== v31 ==
Design CPU, start of the top module:
module	CPU(clk, reset, instr, pc, reg0, reg1, reg2, reg3, reg4, reg5, reg6, reg7, dataMemValue0, dataMemValue1, dataMemValue2, dataMemValue3, dataMemValue4, dataMemValue5, dataMemValue6, dataMemValue7, ALUout, ALUin1, ALUin2, regDataIn);
Settings: LEC_CHECK=0, ABC_AREA=1, CAP_MARGIN=20, CORE_MARGIN=2, CORE_UTILIZATION=72, CTS_CLUSTER_SIZE=36, HOLD_SLACK_MARGIN=0.29, PLACE_DENSITY_LB_ADDON=0.21, SETUP_SLACK_MARGIN=-0.48, SLEW_MARGIN=20; clock period 6.21 ns.
run.sh (not shown) runs the stock make flow with config.mk's settings and CLKGATE_MAP_FILE=.
v31 got as far as 5_1_grt, where a tool error ended the run.
## Diff of input files: v57 against v31
- swapping 72 for 26 in CORE_UTILIZATION
- clearing PLACE_DENSITY_LB_ADDON, which used to be 0.21
- clearing HOLD_SLACK_MARGIN, which used to be 0.29
- swapping -0.48 for 0.2 in SETUP_SLACK_MARGIN
- clearing ABC_AREA, which used to be 1
- clearing CTS_CLUSTER_SIZE, which used to be 36
- swapping 6.21 for 6.8 in the clock period (ns, I/O delays scaled along)
- v57 vs v31: placeable core area up
- Of v31 and v57, only v57 finishes the flow clean.
- v31 never completed, since it errored out during 5_1_grt.
- Comparing v57 and v31, portion of netlist area occupied by mux cells is higher on v57.
- From v31 to v57 the numbers moved as follows: instance tally after logic synthesis fell 2,250, fraction of the mapped netlist area in adder cells about even, horizontal die size rose 150 um.
Relative to v57, the following input files were edited for v11:
- CORE_UTILIZATION now 58, was 26
- SETUP_SLACK_MARGIN now -0.37, was 0.2
- the clock period (ns, I/O delays scaled along) now 3.78, was 6.8
[summary]
Status for v11 and v57: clean finish in v57 only. [flow] v11 | stages: complete | final checks: fail | reason: setup timing. When the final numbers for v11 and v57 were put side by side, the final cell count turned out to be smaller in v11. Final area: v11 > v57. Start point of the critical path: instr[2] -> v11, instr[8] -> v57. Re final weighted congestion of routability-driven global placement: v11 is 10% up on v57.
#### Input delta (v52 over v11)
- CTS_CLUSTER_SIZE newly set to 100
- TNS_END_PERCENT newly set to 10
- CORE_UTILIZATION changed from 58 to 72
- ABC_AREA newly set to 1
- SETUP_SLACK_MARGIN changed from -0.37 to 0.2
- the clock period (ns, I/O delays scaled along) changed from 3.78 to 2.85
Compared v52 vs v11, and die footprint is down in v52. Per the comparison of v52 with v11, chip area estimate from yosys synthesis +2700 um^2; chip height -7.1%. The number of cells after detailed placement reported for v52 is greater than that of v11 by 39%. v52: DPL-0033 in 4_1_cts -> run aborted.

* * *

The RTL this note starts from:
==> flow/design.v <==
module    Prgm_Counter(clk, reset, PCsrc, address, PCreg);
input                 PCsrc, clk, reset;
input         [8 : 0] address;
output    reg [7 : 0] PCreg;
wire          [7 : 0] temp;
assign    temp = PCreg + 1;
always@(posedge clk, negedge reset)
begin
    if (reset == 0) begin
        PCreg = 0;
	end
    else begin
        if (PCsrc == 1)
            PCreg = temp + address;
        else
            PCreg = temp;
    end
end
endmodule
module ALU (ALUselect, ALUin1, ALUin2, ALUout);
    input		[3  : 0]	ALUselect;
    input		[15 : 0]	ALUin1, ALUin2;
    output	reg	[15 : 0]	ALUout;
    always@(*) 
    begin 
		if  (ALUselect == 0 || ALUselect == 5 || ALUselect == 7 || ALUselect == 8)
			ALUout = ALUin1 + ALUin2;
		else if (ALUselect == 1) 
			ALUout = ALUin1 << ALUin2;
		else if  (ALUselect == 2) 
			ALUout = ALUin1 >> ALUin2;
		else if (ALUselect == 3)
			ALUout = ALUin1 | ALUin2;
		else  if (ALUselect == 4)
			ALUout = ALUin1 & ALUin2;
		else if (ALUselect == 6)
			ALUout = ALUin2;
		else
			ALUout = 0;
    end
endmodule
module Control_Unit(clk, reset, inst_in, opCode, dst, src1, src2, shamt, iconst, jconst, regWrite, memWrite, PCsrc, memtoReg, ALUsrc);
input					clk, reset;
input		[15 : 0]	inst_in;
output		[3  : 0]	opCode;
output		[5  : 0]	iconst; 
output		[8  : 0]	jconst;
output		[2  : 0]	dst, src1, src2, shamt;
output	reg				regWrite, memWrite, PCsrc, memtoReg;  
output	reg	[1  : 0]	ALUsrc;  
assign	opCode	=	inst_in	[3  :  0];
assign	dst		=	inst_in	[6  :  4];
assign	src1	=	inst_in	[9  :  7];
assign	src2	=	inst_in	[12 : 10];
assign	shamt	=	inst_in	[15 : 13];
assign	iconst	=	inst_in	[15 : 10];
assign	jconst	=	inst_in	[12 :  4];
always@(*) begin
    if (reset == 0) begin
        regWrite	= 0;
        memWrite	= 0;
        PCsrc		= 0;
        memtoReg	= 0;
		ALUsrc		= 0;
    end  
    else begin  
        if (opCode < 4'b 1000)
            regWrite = 1'b 1;
        else
            regWrite = 1'b 0;
        if (opCode == 4'b 1000)
            memWrite = 1'b 1;
        else
            memWrite = 1'b 0;
        if (opCode == 4'b 1001)
            PCsrc = 1'b 1;
        else
            PCsrc = 1'b 0;
        if (opCode == 4'b 0111)
            memtoReg = 1'b 1;
        else
            memtoReg = 1'b 0;   
		if (opCode == 4'b 0101 || opCode == 4'b 0110 || opCode == 4'b 0111 || opCode == 4'b 1000)
			ALUsrc = 2'b 01;
		else if (opCode == 4'b 0001 || opCode == 4'b 0010)
			ALUsrc = 2'b 10;
		else
			ALUsrc = 2'b 00;
    end  
end
endmodule
module DataPath (clk, reset, ALUselect, dst, src1, src2, shamt, iconst, regWrite, memtoReg, memWrite, ALUsrc, reg0, reg1, reg2, reg3, reg4, reg5, reg6, reg7, dataMemValue0, dataMemValue1, dataMemValue2, dataMemValue3, dataMemValue4, dataMemValue5, dataMemValue6, dataMemValue7, ALUout, ALUin1, ALUin2, regDataIn);
output		[15 : 0]	reg0, reg1, reg2, reg3, reg4, reg5, reg6, reg7, dataMemValue0, dataMemValue1, dataMemValue2, dataMemValue3, dataMemValue4, dataMemValue5, dataMemValue6, dataMemValue7, ALUout, ALUin1;
output reg	[15 : 0]	ALUin2;
output reg	[15 : 0]	regDataIn;
input					clk, reset, regWrite, memtoReg, memWrite;
input		[1  : 0]	ALUsrc;
input		[2  : 0]	dst, src1, src2, shamt;
input  		[3  : 0]	ALUselect;
input		[5  : 0]	iconst;
reg			[127 : 0]	regFile;
reg			[511 : 0]	dataMem;
localparam	[511 : 0]	DMEM_RESET = {
	{19{16'd0}},
	16'b 0100, 16'b 0011, 16'b 0010, 16'b 0001, 16'b 0101,	 
	16'b 0101, 16'b 1100, 16'b 1000, 16'b 0011,				 
	16'b 0110, 16'b 0001, 16'b 0010, 16'b 0100				 
};
wire		[15 : 0]	nextData;
wire		[15 : 0]	memReadData;
wire		[15 : 0]	dstData;
wire					memInRange;
assign ALUin1	=	regFile[16*src1 +: 16];
assign dstData	=	regFile[16*dst +: 16];
ALU		DP1	(ALUselect, ALUin1, ALUin2, ALUout);
assign	  reg0 = regFile[  0 +: 16];
assign	  reg1 = regFile[ 16 +: 16];
assign    reg2 = regFile[ 32 +: 16];
assign    reg3 = regFile[ 48 +: 16];
assign    reg4 = regFile[ 64 +: 16];
assign    reg5 = regFile[ 80 +: 16];
assign    reg6 = regFile[ 96 +: 16];
assign    reg7 = regFile[112 +: 16];
assign	  dataMemValue0  = dataMem[  0 +: 16];
assign	  dataMemValue1  = dataMem[ 16 +: 16];
assign    dataMemValue2  = dataMem[ 32 +: 16];
assign    dataMemValue3  = dataMem[ 48 +: 16];
assign    dataMemValue4  = dataMem[ 64 +: 16];
assign    dataMemValue5  = dataMem[ 80 +: 16];
assign    dataMemValue6  = dataMem[ 96 +: 16];
assign    dataMemValue7  = dataMem[112 +: 16];
assign memInRange	=	(ALUout[15 : 5] == 11'd0);
assign memReadData	=	memInRange ? dataMem[16*ALUout[4 : 0] +: 16] : 16'd0;
assign nextData		=	(memtoReg == 1) ? memReadData : ALUout;
always@(posedge clk, negedge reset)
begin
	if (reset == 0) begin
		regFile	<=	128'd0;
		dataMem	<=	DMEM_RESET;
	end  
	else begin
		if (regWrite == 1)
			regFile[16*dst +: 16]			<=	nextData;
		if (memWrite == 1 && memInRange)
			dataMem[16*ALUout[4 : 0] +: 16]	<=	dstData;
	end  
end  
always@(posedge clk)
begin
	if (reset == 1)
		regDataIn	<=	nextData;
end
always@(*)
begin
	if (ALUsrc == 0)
		ALUin2	=	regFile[16*src2 +: 16];
	else if (ALUsrc == 1)
		ALUin2 = {10'd0, iconst};
	else if (ALUsrc == 2)
		ALUin2 = {13'd0, shamt};
	else
		ALUin2 = 16'd0;
end
endmodule
module	CPU(clk, reset, instr, pc, reg0, reg1, reg2, reg3, reg4, reg5, reg6, reg7, dataMemValue0, dataMemValue1, dataMemValue2, dataMemValue3, dataMemValue4, dataMemValue5, dataMemValue6, dataMemValue7, ALUout, ALUin1, ALUin2, regDataIn);
output	[15 : 0]	reg0, reg1, reg2, reg3, reg4, reg5, reg6, reg7, dataMemValue0, dataMemValue1, dataMemValue2, dataMemValue3, dataMemValue4, dataMemValue5, dataMemValue6, dataMemValue7, ALUout, ALUin1, ALUin2, regDataIn;
input				clk, reset;
input	[15 : 0]	instr;
output	[7  : 0]	pc;
wire	[7  : 0]	prgm_cntr;
wire 				PCsrc, regWrite, memWrite, memtoReg;
wire	[1  : 0]	ALUsrc;
wire 	[3  : 0]	opCode;
wire	[2	: 0]	dst, src1, src2, shamt;
wire	[5  : 0]	iconst;
wire	[8  : 0]	jconst;
assign pc		=	prgm_cntr;
Prgm_Counter	C1	(clk, reset, PCsrc, jconst, prgm_cntr);
Control_Unit	C2	(clk, reset, instr, opCode, dst, src1, src2, shamt, iconst, jconst, regWrite, memWrite, PCsrc, memtoReg, ALUsrc);
DataPath		C3	(clk, reset, opCode, dst, src1, src2, shamt, iconst, regWrite, memtoReg, memWrite, ALUsrc, reg0, reg1, reg2, reg3, reg4, reg5, reg6, reg7, dataMemValue0, dataMemValue1, dataMemValue2, dataMemValue3, dataMemValue4, dataMemValue5, dataMemValue6, dataMemValue7, ALUout, ALUin1, ALUin2, regDataIn);
endmodule
export LEC_CHECK = 0
export CAP_MARGIN = 35
export CORE_ASPECT_RATIO = 0.61
export CORE_MARGIN = 2
export CORE_UTILIZATION = 63
export CTS_CLUSTER_DIAMETER = 327
export GPL_ROUTABILITY_DRIVEN = 0
export GPL_TIMING_DRIVEN = 0
export HOLD_SLACK_MARGIN = -0.03
export MAX_ROUTING_LAYER = met4
export PLACE_DENSITY = 0.53
export SETUP_SLACK_MARGIN = -0.25
export SLEW_MARGIN = 40
export TNS_END_PERCENT = 90
create_clock -name core_clock -period 10.2 [get_ports {clk}]
The starting point completed and failed the layout checks on setup timing.
Then changed:
==> flow/config.mk (replaced) <==
export PLATFORM = sky130hd
export DESIGN_NAME = CPU
export DESIGN_NICKNAME = CPU
export VERILOG_FILES = /design/flow/design.v
export SDC_FILE = /design/flow/constraint.sdc
export NUM_CORES = 4
export LEC_CHECK = 0
export ABC_AREA = 1
export CAP_MARGIN = 20
export CORE_ASPECT_RATIO = 1.57
export CORE_MARGIN = 2
export CORE_UTILIZATION = 16
export MAX_ROUTING_LAYER = met4
export PLACE_DENSITY_LB_ADDON = 0.27
export SLEW_MARGIN = 20
==> flow/constraint.sdc (replaced) <==
create_clock -name core_clock -period 7.0 [get_ports {clk}]
set_input_delay 1.4000 -clock core_clock [delete_from_list [all_inputs] [get_ports {clk}]]
set_output_delay 1.4000 -clock core_clock [all_outputs]
set_load 0.01 [all_outputs]
- The changed run went through all stages and came out clean
- clock power rose by 83%
- final cell count rose by 99%
- flip-flop count stays the same
- design area rose by 19%
- worst hold slack degrades by 7.3 ps
- worst setup slack improves by 560 ps
- sequential power rose by 52%
- sequential share of layout area fell by 5.9 points
- die size rose to 4.1 times its value
- utilization fell by 54 points
- power rose by 81%
Then changed:
--- a/flow/config.mk
+++ b/flow/config.mk
@@ -8 +7,0 @@
-export ABC_AREA = 1
@@ -10 +8,0 @@
-export CORE_ASPECT_RATIO = 1.57
@@ -12,3 +10,2 @@
-export CORE_UTILIZATION = 16
-export MAX_ROUTING_LAYER = met4
-export PLACE_DENSITY_LB_ADDON = 0.27
+export CORE_UTILIZATION = 40
+export SETUP_SLACK_MARGIN = 0.2
- design area fell by 8.7%
- die size shrinks by 62%
- routed wire length went down by 27%
Then changed:
--- a/flow/config.mk
+++ b/flow/config.mk
@@ -10,2 +10,3 @@
-export CORE_UTILIZATION = 40
-export SETUP_SLACK_MARGIN = 0.2
+export CORE_UTILIZATION = 66
+export CTS_CLUSTER_SIZE = 49
+export SETUP_SLACK_MARGIN = -0.37
==> flow/constraint.sdc (replaced) <==
create_clock -name core_clock -period 5.42 [get_ports {clk}]
set_input_delay 1.0840 -clock core_clock [delete_from_list [all_inputs] [get_ports {clk}]]
set_output_delay 1.0840 -clock core_clock [all_outputs]
set_load 0.01 [all_outputs]
Result: Now the flow stopped in global routing (5_1_grt); die size is lower by 39%; synthesized area stays the same; synthesized cell count is unchanged.

* * *

Setup of build 89:
Starts from the design.v that is shown in full above.
clock: 3.78 ns
lec_check: 0
cap_margin: 20
core_margin: 2
core_utilization: 58
cts_cluster_size: 42
setup_slack_margin: 0.97
slew_margin: 20
tns_end_percent: 5
As the logs show, build 89 stopped at 5_1_grt after a tool error, so it never reached the end of the flow.
Inputs modified between build 89 and build 19:
Settings: CTS_CLUSTER_SIZE removed (was 42); TNS_END_PERCENT removed (was 5); SETUP_SLACK_MARGIN changed from 0.97 to 0.2; CORE_UTILIZATION changed from 58 to 40; the clock period (ns, I/O delays scaled along) changed from 3.78 to 6.8.
[summary]
- Build 19: all stages complete, timing, DRC and antenna checks passed
- Total cells reported by yosys after synthesis came out exactly the same in build 19 and build 89.
- [diff] worst setup slack before clock tree synthesis, build 19 relative to build 89: improvement
- The number of placement rows in build 19 was higher than what build 89 gave.
- Lower core utilization at floorplan goes to build 19 over build 89.
- Looking at global placement routability congestion, build 19 sits below build 89.
- Looking at die size across build 19 and build 89, the one that comes out lower is build 89.
- The placeable core region number comes out higher for build 19 vs build 89.
- Post-placement cell area (lower): build 19
- Number of instances in the synthesized netlist: build 19 vs build 89 identical
- Build 19 against build 89: cell count after placement now larger; number of clock buffers inserted by TritonCTS climbed 3.
Input changes introduced in build 84 (baseline for comparison: build 19):
Settings: HOLD_SLACK_MARGIN now 0.17, previously not set; CORE_UTILIZATION now 44, was 40; TNS_END_PERCENT now 60, previously not set; ABC_AREA now 1, previously not set; CAP_MARGIN now 35, was 20; MAX_ROUTING_LAYER now met4, previously not set; CORE_ASPECT_RATIO now 1.8, previously not set; the clock period (ns, I/O delays scaled along) now 7.0, was 6.8.
Results
Relative to build 19, the global placer's final weighted congestion measured on build 84 has increased by a few percent.
Build 84: path length in cells of the critical path is 6 higher than what build 19 reported.
Worst slew slack as a fraction of its limit, build 19 and build 84, higher one = build 84.
Here is what was changed in the inputs of build 51 compared with build 84.
Settings: TNS_END_PERCENT: 60 -> unset; ABC_AREA: 1 -> unset; CORE_ASPECT_RATIO: 1.8 -> unset; MAX_ROUTING_LAYER: met4 -> unset; CORE_UTILIZATION: 44 -> 53; HOLD_SLACK_MARGIN: 0.17 -> unset; CAP_MARGIN: 35 -> 20; CTS_CLUSTER_SIZE: unset -> 42; the clock period (ns, I/O delays scaled along): 7.0 -> 3.78.
Results
Per the comparison of build 51 with build 84, sequential share of layout area has decreased, hold slack -0.19 ns.
For build 51, the uppermost layer routed was met5, unlike build 84, where it was met4.
For build 84, the worst hold-check path type was reg2reg, unlike build 51, where it was in2async.
Run comparison: build 84 category of the most critical setup path in2out; build 51 category of the most critical setup path in2reg
Completing all stages was not enough for build 51: its layout failed the final checks because of setup timing.
The highest fanout seen on the critical path of build 51 exceeds that of build 84 by 9.

* * *

## job 101
Starts from the design.v that is shown in full above.
export LEC_CHECK = 0
export CAP_MARGIN = 15
export CORE_ASPECT_RATIO = 0.9
export CORE_MARGIN = 2
export CORE_UTILIZATION = 58
export CTS_CLUSTER_DIAMETER = 327
export GPL_ROUTABILITY_DRIVEN = 1
export HOLD_SLACK_MARGIN = -0.03
export MAX_ROUTING_LAYER = met4
export PLACE_DENSITY = 0.53
export SETUP_SLACK_MARGIN = -0.25
export SLEW_MARGIN = 40
export TNS_END_PERCENT = 15
create_clock -name core_clock -period 3.9 [get_ports {clk}]
global routing (5_1_grt): job 101 exited with error
Inputs modified between job 101 and job 103:
Settings: TNS_END_PERCENT now 90, was 15; SETUP_SLACK_MARGIN now 0.93, was -0.25; CORE_UTILIZATION now 70, was 58; CORE_ASPECT_RATIO now 0.61, was 0.9; CAP_MARGIN now 35, was 15; MIN_ROUTING_LAYER now met2, previously not set; GPL_TIMING_DRIVEN now 0, previously not set; GPL_ROUTABILITY_DRIVEN now 0, was 1; the clock period (ns, I/O delays scaled along) now 10.2, was 3.9.
### Flow results
Job 103: aborted in global routing (5_1_grt) (tool error). Job 103 — placeable core region 17% lower, job 101 as reference. Job 103: width of the die is 10% higher than what job 101 reported. In terms of mean cell area of the mapped netlist, job 101 and job 103 differ only marginally. Changes observed in job 103 relative to job 101: number of H-tree branching levels now smaller, vertical die dimension now smaller.
Power figures rest on the tool's default switching activity, not on a simulated workload.
